## v24
==> flow/design.v (excerpt) <==
module i2c_top(
input clk, rst, newd, op, stretch,
input [6:0] addr,
input [7:0] din,
output [7:0] dout,
output busy,ack_err,
output done,
output sda, scl
);
wire ack_errm, ack_errs;
wire sda_m, scl_m, sda_s, scl_s;
i2c_master master (dout,sda,scl,sda_m,scl_m,done,ack_errm,busy,clk,rst,din,newd,addr,op);
i2c_Slave slave (.clk(clk),.rst(rst),.stretch(stretch),.sda(sda),.scl(scl),.sda_drv(sda_s),.scl_drv(scl_s),.ack_err(ack_errs),.done() );
assign sda = sda_m & sda_s;
assign scl = scl_m & scl_s;
assign ack_err = ack_errs | ack_errm;
endmodule
For scale: roughly 4600 cells after synthesis, roughly 33 I/O pins, about 56000 sq um of cells after synthesis.
==> flow/config.mk <==
export PLATFORM = sky130hd
export DESIGN_NAME = i2c_top
export DESIGN_NICKNAME = i2c_top
export VERILOG_FILES = /design/flow/design.v
export SDC_FILE = /design/flow/constraint.sdc
export NUM_CORES = 4
export LEC_CHECK = 0
export ABC_AREA = 0
export CAP_MARGIN = 5
export CORE_MARGIN = 2
export CORE_UTILIZATION = 72
export CTS_CLUSTER_DIAMETER = 81
export CTS_CLUSTER_SIZE = 15
export SLEW_MARGIN = 20
==> flow/constraint.sdc <==
create_clock -name core_clock -period 6.72 [get_ports {clk}]
set_input_delay 1.3440 -clock core_clock [delete_from_list [all_inputs] [get_ports {clk}]]
set_output_delay 1.3440 -clock core_clock [all_outputs]
set_load 0.01 [all_outputs]
run.sh (not shown) runs the stock make flow with config.mk's settings and CLKGATE_MAP_FILE=.
v24: PASS, flow complete, no timing, DRC or antenna violations
#### Input delta (v3 over v24)
# v24
export LEC_CHECK = 0
export ABC_AREA = 0
export CAP_MARGIN = 5
export CORE_MARGIN = 2
export CORE_UTILIZATION = 72
export CTS_CLUSTER_DIAMETER = 81
export CTS_CLUSTER_SIZE = 15
export SLEW_MARGIN = 20
create_clock -name core_clock -period 6.72 [get_ports {clk}]
# v3
export LEC_CHECK = 0
export CAP_MARGIN = 20
export CORE_MARGIN = 2
export CORE_UTILIZATION = 40
export SLEW_MARGIN = 20
create_clock -name core_clock -period 10.0 [get_ports {clk}]
==> results <==
Of v3 and v24, v24 shows the lower clock-buffer cell count, with v3 above it. Against v24, average detailed-routed wire length per instance in v3 fell by a little under 10%. Result: PASS for each of v3 and v24. The number of filler instances in the final layout in v3 is 2.6 times that in v24. The combined global-route utilization of all metal layers in v3 sits 17 points below the value recorded for v24.
The inputs of v8 differ from those of v3 as listed below.
# v3
export LEC_CHECK = 0
export CAP_MARGIN = 20
export CORE_MARGIN = 2
export CORE_UTILIZATION = 40
export SLEW_MARGIN = 20
create_clock -name core_clock -period 10.0 [get_ports {clk}]
# v8
export LEC_CHECK = 0
export CAP_MARGIN = 20
export CORE_MARGIN = 2
export CORE_UTILIZATION = 22
export HOLD_SLACK_MARGIN = 0.29
export SLEW_MARGIN = 20
create_clock -name core_clock -period 10.0 [get_ports {clk}]
Results
Delta (v8 minus v3): post-synthesis compound-gate area fraction did not really move, overall die height went up.
[v8] vias per cell fell about 19% relative to v3
Where shortest clock period the worst path allows after layout is concerned, v3 is better than v8.

i2c_top again, from the RTL that the note above started with.
make LEC_CHECK=0 ABC_AREA=1 CAP_MARGIN=20 CELL_PAD_IN_SITES_DETAIL_PLACEMENT=2 CORE_MARGIN=2 CORE_UTILIZATION=66 CTS_CLUSTER_SIZE=29 GPL_ROUTABILITY_DRIVEN=0 GPL_TIMING_DRIVEN=0 HOLD_SLACK_MARGIN=0.29 MIN_ROUTING_LAYER=met1 SLEW_MARGIN=20 TNS_END_PERCENT=55 finish   # period 6.8 ns
The starting point never finished: it broke off in detailed placement, error DPL-0033.
Next try:
ABC_AREA = unset   (was 1)
CELL_PAD_IN_SITES_DETAIL_PLACEMENT = unset   (was 2)
CORE_UTILIZATION = 40   (was 66)
CTS_CLUSTER_SIZE = unset   (was 29)
GPL_ROUTABILITY_DRIVEN = unset   (was 0)
GPL_TIMING_DRIVEN = unset   (was 0)
HOLD_SLACK_MARGIN = unset   (was 0.29)
MIN_ROUTING_LAYER = unset   (was met1)
TNS_END_PERCENT = unset   (was 55)
clock period = 5.16 ns   (was 6.8 ns; I/O delays follow)
The changed run finished with timing, DRC and antenna clean.
Synthesized area came out lower by 2.3%.
Synthesized cell count drops by 33%.
Die area increases by about 60%.
Next try:
CORE_UTILIZATION = 15   (was 40)
Fmax goes down slightly. Global-route usage came out lower by 16 points. Clock skew stays flat. Clock power fell by a few percent.
Next try:
CORE_UTILIZATION = 72   (was 15)
CTS_CLUSTER_SIZE = 15   (was unset)
SETUP_SLACK_MARGIN = 0.4   (was unset)
clock period = 2.87 ns   (was 5.16 ns; I/O delays follow)
The changed run finished clean.
Core utilization rose by 66 points.
Combinational power increases by well over a third.
Critical path depth rises by 3.
Cell count falls by well over a third.

Starting RTL as in the previous note.
// i2c_top
module i2c_top(
input clk, rst, newd, op, stretch,
input [6:0] addr,
input [7:0] din,
output [7:0] dout,
output busy,ack_err,
output done,
output sda, scl
);
make LEC_CHECK=0 ABC_AREA=1 CAP_MARGIN=20 CELL_PAD_IN_SITES_DETAIL_PLACEMENT=2 CORE_MARGIN=2 CORE_UTILIZATION=46 CTS_CLUSTER_SIZE=29 GPL_ROUTABILITY_DRIVEN=0 GPL_TIMING_DRIVEN=0 HOLD_SLACK_MARGIN=0.29 MIN_ROUTING_LAYER=met1 SLEW_MARGIN=20 TNS_END_PERCENT=55 finish   # period 6.8 ns
The first run did not get past clock tree synthesis (4_1_cts) (DPL-0033).
==> next run, changes <==
CELL_PAD_IN_SITES_DETAIL_PLACEMENT = not set   (was 2)
CORE_UTILIZATION = 70   (was 46)
CTS_CLUSTER_DIAMETER = 222   (was not set)
CTS_CLUSTER_SIZE = not set   (was 29)
GPL_ROUTABILITY_DRIVEN = not set   (was 0)
GPL_TIMING_DRIVEN = not set   (was 0)
HOLD_SLACK_MARGIN = not set   (was 0.29)
MIN_ROUTING_LAYER = not set   (was met1)
TNS_END_PERCENT = not set   (was 55)
clock period = 6.72 ns   (was 6.8 ns; I/O delays follow)
The changed run finished with timing, DRC and antenna clean.
Die area fell by 34%.
Synthesized area is unchanged.
Synthesized cell count does not change.
==> next run, changes <==
CORE_UTILIZATION = 72   (was 70)
CTS_CLUSTER_DIAMETER = not set   (was 222)
CTS_CLUSTER_SIZE = 99   (was not set)
SETUP_SLACK_MARGIN = 0.86   (was not set)
clock period = 2.87 ns   (was 6.72 ns; I/O delays follow)
Outcome: The changed run ran to the end with no violations; final area is higher by 7.1%; clock power is higher by 130%; worst setup slack degrades by 2.3 ns; global-route usage is higher by 3.3 points.
==> next run, changes <==
ABC_AREA = not set   (was 1)
CTS_CLUSTER_DIAMETER = 364   (was not set)
CTS_CLUSTER_SIZE = 15   (was 99)
PLACE_DENSITY_LB_ADDON = 0.04   (was not set)
SETUP_SLACK_MARGIN = 0.4   (was 0.86)
SLEW_MARGIN = 40   (was 20)
The new run finished clean.
Worst hold slack gains 0.11 ns.
Clock power drops by 23%.
Critical path depth drops by 3.
Maximum frequency drops by 11%.
==> next run, changes <==
CAP_MARGIN = 0   (was 20)
CTS_CLUSTER_DIAMETER = 378   (was 364)
CTS_CLUSTER_SIZE = 13   (was 15)
PLACE_DENSITY = 0.64   (was not set)
PLACE_DENSITY_LB_ADDON = not set   (was 0.04)
SETUP_SLACK_MARGIN = 0.38   (was 0.4)
SLEW_MARGIN = 20   (was 40)
=> Area after synthesis is unchanged; setup slack loses 0.0070 ns; critical path depth goes down by 2.
==> next run, changes <==
ABC_AREA = 1   (was not set)
CAP_MARGIN = 20   (was 0)
CTS_CLUSTER_DIAMETER = not set   (was 378)
CTS_CLUSTER_SIZE = not set   (was 13)
PLACE_DENSITY = not set   (was 0.64)
SETUP_SLACK_MARGIN = 0.45   (was 0.38)
The changed run finished clean.
Routed wire length fell by 12%.
Cell count rose by about 37%.
Sequential share of layout area hardly moves.
Combinational power rose by about 20%.
First-iteration DRC count fell by 15%.
Worst setup slack gets better by 0.16 ns.
Register-to-register slack gets better by 0.16 ns.
Via count rose by 10%.
Global-route usage fell by 6.9 points.
Synthesized area rose by about 2.4%.

== JK ==
i2c_top again, from the RTL that the note above started with.
clock: 9.22 ns
lec_check: 0
abc_area: 1
cap_margin: 30
cell_pad_in_sites_detail_placement: 1
core_aspect_ratio: 0.78
core_margin: 10
core_utilization: 43
cts_cluster_size: 23
gpl_routability_driven: 0
gpl_timing_driven: 0
max_routing_layer: met4
min_routing_layer: met1
place_density_lb_addon: 0.14
setup_slack_margin: 1.06
slew_margin: 5
diff inputs: JK => MS
Settings: clearing PLACE_DENSITY_LB_ADDON, which used to be 0.14; clearing CORE_ASPECT_RATIO, which used to be 0.78; clearing CTS_CLUSTER_SIZE, which used to be 23; swapping 43 for 40 in CORE_UTILIZATION; clearing GPL_TIMING_DRIVEN, which used to be 0; swapping 30 for 20 in CAP_MARGIN; clearing GPL_ROUTABILITY_DRIVEN, which used to be 0; clearing SETUP_SLACK_MARGIN, which used to be 1.06; swapping 10 for 2 in CORE_MARGIN; clearing CELL_PAD_IN_SITES_DETAIL_PLACEMENT, which used to be 1; swapping 5 for 20 in SLEW_MARGIN; clearing MIN_ROUTING_LAYER, which used to be met1; swapping 9.22 for 10.0 in the clock period (ns, I/O delays scaled along).
==> results <==
As of MS, cell count had fallen by a few percent compared to JK.
[compare] base=JK new=MS: post-route cell area down about 2.2%, final wirelength down 39%, number of ordinary and repair buffers in the finished layout down about 80%, number of cell rows up about 17%, sequential power down 7.9%.
MS ends up with a hold slack that is 0.0062 ns lower than in JK.
Power on MS is ahead of JK.
MS did not stop at any stage, and its layout met the timing, DRC and antenna checks.

== try-maple ==
i2c_top again, from the RTL that the note above started with.
export LEC_CHECK = 0
export CAP_MARGIN = 20
export CELL_PAD_IN_SITES_DETAIL_PLACEMENT = 2
export CORE_MARGIN = 2
export CORE_UTILIZATION = 46
export GPL_TIMING_DRIVEN = 0
export HOLD_SLACK_MARGIN = 0.29
export MIN_ROUTING_LAYER = met2
export SLEW_MARGIN = 20
create_clock -name core_clock -period 6.87 [get_ports {clk}]
No final results exist for try-maple, since it was stopped by error GRT-0116 during 5_1_grt.
Inputs modified between try-maple and try-juniper:
- CELL_PAD_IN_SITES_DETAIL_PLACEMENT no longer set, was 2
- CORE_UTILIZATION now 57, was 46
- MIN_ROUTING_LAYER no longer set, was met2
- CTS_CLUSTER_SIZE now 97, previously not set
- GPL_TIMING_DRIVEN no longer set, was 0
- HOLD_SLACK_MARGIN no longer set, was 0.29
- the clock period (ns, I/O delays scaled along) now 8.96, was 6.87
--- outcome ---
try-juniper completed every stage of the flow, and the final layout passed the timing, DRC and antenna checks.
[compare] base=try-maple new=try-juniper: final estimated routing congestion in global placement saw a decrease, half-perimeter wire length after placement saw a decrease, synthesized cell count saw little to no change.
--- input diff try-juniper..try-pepper ---
- CORE_UTILIZATION changed from 57 to 71
- CTS_CLUSTER_SIZE removed (was 97)
- the clock period (ns, I/O delays scaled along) changed from 8.96 to 5.14
==> results <==
- Wire length of the first global-routing pass: try-pepper < try-juniper
- Of try-pepper and try-juniper, it is try-pepper that has the lower clock group share of total power.
- Cmp try-pepper and try-juniper / number of clock buffers inserted by TritonCTS / lower: try-pepper
> inputs changed (try-pepper -> try-amber)
- a change of CAP_MARGIN from 20 to 35
- an added SETUP_SLACK_MARGIN of 0.31
- a change of CORE_UTILIZATION from 71 to 72
- a change of the clock period (ns, I/O delays scaled along) from 5.14 to 3.15
## What came out
Re share of the final layout cell area in multi-input gates: try-amber is 1.3 points down on try-pepper.
Filler-free cell count of the finished design, try-amber vs try-pepper: up by a few percent
The lower setup slack came out of try-amber.
In try-amber relative to try-pepper, total power had gone up by more than half.

== try-nickel ==
Starting RTL as in the previous note.
// i2c_top
module i2c_top(
input clk, rst, newd, op, stretch,
input [6:0] addr,
input [7:0] din,
output [7:0] dout,
output busy,ack_err,
output done,
output sda, scl
);
clock: 4.19 ns
lec_check: 0
cap_margin: 20
cell_pad_in_sites_global_placement: 0
core_aspect_ratio: 1.04
core_margin: 2
core_utilization: 68
cts_cluster_size: 34
gpl_timing_driven: 1
max_routing_layer: met4
min_routing_layer: met1
place_density_lb_addon: 0.05
setup_slack_margin: -0.0
slew_margin: 20
diff inputs: try-nickel => try-fjord
Settings: removing PLACE_DENSITY_LB_ADDON (formerly 0.05); removing CTS_CLUSTER_SIZE (formerly 34); removing MAX_ROUTING_LAYER (formerly met4); changing SETUP_SLACK_MARGIN from -0.0 to 0.0; removing CORE_ASPECT_RATIO (formerly 1.04); removing CELL_PAD_IN_SITES_GLOBAL_PLACEMENT (formerly 0); removing MIN_ROUTING_LAYER (formerly met1); changing CORE_UTILIZATION from 68 to 40; removing GPL_TIMING_DRIVEN (formerly 1); changing the clock period (ns, I/O delays scaled along) from 4.19 to 5.16.
Notes after the runs:
Every stage of the flow completed for try-fjord, and the final layout passed the timing, DRC and antenna checks. NOTE summed area of non-filler cells in the final layout try-nickel->try-fjord increased slightly. Taking try-nickel over try-fjord, the number of tap cells inserted ratio works out to 0.58. try-nickel -> try-fjord: critical path depth delta 0, exact match. [compare] base=try-nickel new=try-fjord: non-clock buffer count decreased 26; buffers plus inverters on the worst setup path rose by 1.
[inputs] try-cedar vs try-fjord
Settings: CTS_CLUSTER_DIAMETER newly set to 349; SETUP_SLACK_MARGIN removed (was 0.0); CORE_UTILIZATION changed from 40 to 70; CTS_CLUSTER_SIZE newly set to 25; the clock period (ns, I/O delays scaled along) changed from 5.16 to 6.38.
## What came out
try-cedar | status: complete | timing, DRC, antenna: pass. Count of clock-buffer cells in the layout on try-cedar is down relative to try-fjord. Against try-fjord, final instance area in try-cedar came out better. try-fjord vs try-cedar, critical path's slowest cell: sky130_fd_sc_hd__nor4bb_1 vs sky130_fd_sc_hd__and3_1. Measured against each other, try-cedar and try-fjord differ in total number of H-tree levels, the lower figure coming from try-cedar. try-cedar and try-fjord ended up with roughly the same worst hold margin. Sort try-cedar and try-fjord by maximum fanout encountered on the critical timing path desc -> top: try-cedar. Diff try-cedar and try-fjord: share of final layout cell area taken by clock buffers and inverters higher in try-fjord. The minimum period implied by the final worst setup slack reported for try-cedar is greater than that of try-fjord by 0.70 ns. Lower number of standard-cell rows in the floorplan goes to try-cedar over try-fjord. try-cedar vs. try-fjord: share of the clock period used by the worst path shows a reduction of 2.9 points, maximum number of pins on one net before global-route repair shows an increase of 13, total die size shows a reduction of 61,000 sq um.
Changes in try-yarrow relative to try-cedar:
Settings: setting PLACE_DENSITY to 0.64 for the first time; setting MAX_ROUTING_LAYER to met4 for the first time; changing the clock period (ns, I/O delays scaled along) from 6.38 to 5.14.
## What came out
Diff try-cedar..try-yarrow | I/O pin count | negligible
Tally of clock buffers in the finished layout, try-yarrow vs try-cedar: down by a few percent
try-yarrow: no failed stages, no open violations at the end
A source of the critical timing path of slave.addr[1]$_SDFFE_PP0P_ is what try-yarrow shows, while slave.r_mem$_SDFFE_PP0P_ belongs to try-cedar.
Relative to try-cedar, fraction of area in multi-input gates has decreased by 0.50 points in try-yarrow.
Core utilization: try-yarrow > try-cedar
Compared try-yarrow vs try-cedar, and non-filler instance count after layout is up in try-yarrow.

== job 101 ==
i2c_top again, from the RTL that the note above started with.
## i2c_top
module i2c_top(
input clk, rst, newd, op, stretch,
input [6:0] addr,
input [7:0] din,
output [7:0] dout,
output busy,ack_err,
output done,
output sda, scl
);
wire ack_errm, ack_errs;
wire sda_m, scl_m, sda_s, scl_s;
i2c_master master (dout,sda,scl,sda_m,scl_m,done,ack_errm,busy,clk,rst,din,newd,addr,op);
i2c_Slave slave (.clk(clk),.rst(rst),.stretch(stretch),.sda(sda),.scl(scl),.sda_drv(sda_s),.scl_drv(scl_s),.ack_err(ack_errs),.done() );
assign sda = sda_m & sda_s;
assign scl = scl_m & scl_s;
assign ack_err = ack_errs | ack_errm;
endmodule
==> flow/config.mk <==
export PLATFORM = sky130hd
export DESIGN_NAME = i2c_top
export DESIGN_NICKNAME = i2c_top
export VERILOG_FILES = /design/flow/design.v
export SDC_FILE = /design/flow/constraint.sdc
export NUM_CORES = 4
export LEC_CHECK = 0
export CAP_MARGIN = 35
export CORE_MARGIN = 2
export CORE_UTILIZATION = 72
export CTS_CLUSTER_DIAMETER = 87
export SETUP_SLACK_MARGIN = 0.72
export SLEW_MARGIN = 20
==> flow/constraint.sdc <==
create_clock -name core_clock -period 3.06 [get_ports {clk}]
set_input_delay 0.6120 -clock core_clock [delete_from_list [all_inputs] [get_ports {clk}]]
set_output_delay 0.6120 -clock core_clock [all_outputs]
set_load 0.01 [all_outputs]
Job 101: PASS, flow complete, no timing, DRC or antenna violations
Here is what was changed in the inputs of job 102 compared with job 101.
--- a/flow/config.mk
+++ b/flow/config.mk
@@ -6,8 +6,9 @@
 export NUM_CORES = 4
 export LEC_CHECK = 0
-export CAP_MARGIN = 35
+export ABC_AREA = 1
+export CAP_MARGIN = 40
 export CORE_MARGIN = 2
 export CORE_UTILIZATION = 72
-export CTS_CLUSTER_DIAMETER = 87
-export SETUP_SLACK_MARGIN = 0.72
+export CTS_CLUSTER_DIAMETER = 376
+export CTS_CLUSTER_SIZE = 15
 export SLEW_MARGIN = 20
==> flow/constraint.sdc <==
create_clock -name core_clock -period 6.05 [get_ports {clk}]
set_input_delay 1.2100 -clock core_clock [delete_from_list [all_inputs] [get_ports {clk}]]
set_output_delay 1.2100 -clock core_clock [all_outputs]
set_load 0.01 [all_outputs]
==> comparison <==
Die area was higher in job 102 than in job 101. Compared with job 101, job 102 shows number of vias per cell lower by 1.5. Of job 101 and job 102, job 102 shows the higher worst hold-check slack, with job 101 below it. Looking at number of global-route vias before repair, job 102 sits 599 higher than job 101 does. In job 102, post-detailed-routing wire length is lower than in job 101. The highest net fanout along the worst path in job 102 was higher than what job 101 gave. Job 102 vs job 101: number of clock buffer instances in the layout down by more than 10%. Comparing job 101 and job 102, the higher portion of total power attributed to combinational logic is on job 102. Arrival time reported for the critical path endpoint for job 102 is higher than for job 101.
No activity file was given, so power comes from the tool's default toggle rates.
